== build 36 ==
==> flow/design.v (excerpt) <==
module fpm(
    input [32:1] a,
    input [32:1] b,
    input clk,
    input rst,
    input in_valid,
    output  [32:1] c,
    output out_valid
    );
wire [33:1] w_MAN_a,w_MAN_a2;         
wire [33:1] w_MAN_b,w_MAN_b2;         
wire [8:1] exp_a,exp_b,exp_a2,exp_b2;        
wire [32:1] a1,b1,a2,b2,a3,b3;      
wire sign_a,sign_b,sign_a2,sign_b2;          
reg sign_c;
wire sign_c3;                                
reg [9:1] r_EXP_c;
wire [9:1] w_EXP_c3;                         
wire [9:1] w_EXP_cs;
wire [9:1] w_EXP_cs2;
wire [65:1] w_MAN_c;                         
wire [65:1] w_MAN_cs;
assign w_MAN_a[33]=1'b0;
assign w_MAN_b[33]=1'b0;
reg [19:1] r_VALID;
always@(posedge clk)
    if (!rst)
        r_VALID <= 0;
    else
        r_VALID <= {r_VALID[18:1],in_valid};
assign out_valid=r_VALID[19];
dff_lvl_p1 p1(a,b,rst,clk,a1,b1);
getval m0(a1,b1,w_MAN_a[32:1],w_MAN_b[32:1],exp_a,exp_b,sign_a,sign_b);           
dff_lvl_p2 p2(a1,b1,w_MAN_a,w_MAN_b,exp_a,exp_b,sign_a,sign_b,rst,clk,a2,b2,w_MAN_a2,w_MAN_b2,exp_a2,exp_b2,sign_a2,sign_b2);
always@(*)
begin
    sign_c=sign_a2^sign_b2;
    r_EXP_c=exp_a2+exp_b2-127;
end
  ...
Size in the first run: ~100 I/O pins, about 150000 sq um of cells after synthesis.
export LEC_CHECK = 0
export CAP_MARGIN = 20
export CORE_MARGIN = 2
export CORE_UTILIZATION = 66
export CTS_CLUSTER_DIAMETER = 374
export CTS_CLUSTER_SIZE = 31
export SETUP_SLACK_MARGIN = 0.87
export SLEW_MARGIN = 20
create_clock -name core_clock -period 3.28 [get_ports {clk}]
run.sh (not shown) runs the stock make flow with config.mk's settings and CLKGATE_MAP_FILE=.
Build 36 completed end to end; final checks failed (setup timing).
The inputs of build 47 differ from those of build 36 as listed below.
Settings: CTS_CLUSTER_DIAMETER no longer set, was 374; CORE_UTILIZATION now 70, was 66; CTS_CLUSTER_SIZE no longer set, was 31; SETUP_SLACK_MARGIN no longer set, was 0.87; ABC_AREA now 1, previously not set; the clock period (ns, I/O delays scaled along) now 2.36, was 3.28.
## What came out
For build 47, the critical path capture point was c[25], unlike build 36, where it was c[18].
Status build 36: flow complete, layout not clean - setup timing
To summarise build 47: no stage aborted, but the layout did not pass its checks, failing on antenna rules, setup timing.
Internal power contribution (lower): build 36
Delta (build 47 minus build 36): total detailed-routing wirelength now sits higher; total power draw went up; met3 track demand over resource in global routing higher; maximum number of pins on one net before global-route repair decreased by 62% relative to the old numbers; critical path depth higher.
Re post-synth tally of flip-flops with integrated enable: no difference whatsoever between build 47 and build 36.
The following lists how build 27 was set up differently from build 47:
Settings: swapping 70 for 40 in CORE_UTILIZATION; putting SETUP_SLACK_MARGIN at -0.16 where nothing was set; swapping 2.36 for 5.0 in the clock period (ns, I/O delays scaled along).
Build 27 | status: complete | timing, DRC, antenna: pass. Build 27 ended up with met4 as its uppermost metal layer occupied by signal nets; build 47 ended up with met5. Diff build 47 -> build 27 | wire length after detailed routing | down by a few percent. Between build 47 and build 27, the difference in area used by sequential logic in the layout is negligible. sky130_fd_sc_hd__clkdlybuf4s50_1 as the cell with the largest stage delay on the worst path was reported by build 27, and sky130_fd_sc_hd__dfxtp_4 by build 47. Total global-route track usage came out lower on build 27 than on build 47.
#### Input delta (build 98 over build 27)
Settings: MIN_ROUTING_LAYER now met2, previously not set; SLEW_MARGIN now 30, was 20; CORE_UTILIZATION now 23, was 40; CELL_PAD_IN_SITES_DETAIL_PLACEMENT now 1, previously not set; CORE_ASPECT_RATIO now 1.04, previously not set.
Findings:
- Worst-case setup margin in the final layout was higher in build 27 than in build 98.
- Length of routed met3 wiring ends up higher on build 98.
- | detailed-routing iteration count for the pre-antenna-repair pass | higher: build 98 |
- Comparing build 27 and build 98, number of standard cells in the layout, taps in and fillers out is lower on build 27.
- The run showing the smaller chip footprint is build 27.
- Build 98 vs. build 27: number of H-tree levels has remained practically unchanged, overall power of the completed layout has remained practically unchanged.


fpm again, from the RTL that the note above started with.
Settings: LEC_CHECK=0, ABC_AREA=1, CAP_MARGIN=5, CORE_MARGIN=8, CORE_UTILIZATION=35, HOLD_SLACK_MARGIN=-0.02, SLEW_MARGIN=20, TNS_END_PERCENT=55; clock period 5.0 ns.
Rerun with:
- ABC_AREA: 1 -> unset
- CAP_MARGIN: 5 -> 20
- CORE_MARGIN: 8 -> 2
- CORE_UTILIZATION: 35 -> 66
- CTS_CLUSTER_DIAMETER: unset -> 209
- HOLD_SLACK_MARGIN: -0.02 -> unset
- TNS_END_PERCENT: 55 -> unset
- clock period: 5.0 -> 3.94 ns (I/O delays scaled with it)
What happened: The new run completed without violations; clock-buffer cell count increases by 6; first-iteration DRC count decreases by 4.2%; combinational power increases by about 10%; worst hold slack gets worse by 0.012 ns; final cell count decreases by 30%; routed wire length decreases by 5.1%; die area decreases by 50%.
Rerun with:
- CAP_MARGIN: 20 -> 5
- CTS_CLUSTER_DIAMETER: 209 -> 374
- CTS_CLUSTER_SIZE: unset -> 31
- SETUP_SLACK_MARGIN: unset -> 0.87
- clock period: 3.94 -> 3.02 ns (I/O delays scaled with it)
Effect: With this change the flow finished but failed the layout checks on setup timing. Design area falls by 4.4%. Worst hold slack gets worse by 0.15 ns. Combinational power is higher by about 56%. Clock-buffer cell count drops by 486. Total power is about the same. Critical path depth is higher by 4.
Rerun with:
- CAP_MARGIN: 5 -> 20
- CORE_UTILIZATION: 66 -> 35
- CTS_CLUSTER_DIAMETER: 374 -> unset
- CTS_CLUSTER_SIZE: 31 -> unset
- SETUP_SLACK_MARGIN: 0.87 -> unset
- clock period: 3.02 -> 4.8 ns (I/O delays scaled with it)
What happened: With this change the flow ran to the end with no violations; wire length came out lower by 1.8%; combinational power came out lower by 51%; sequential cell count stays the same; total power came out lower by about 19%; sequential share of layout area came out lower by 3.5 points; global-route usage came out lower by 11 points; via count came out lower by about 1%; clock skew came out higher by 0.015 ns.
Power is estimated from default activity; no workload was simulated.
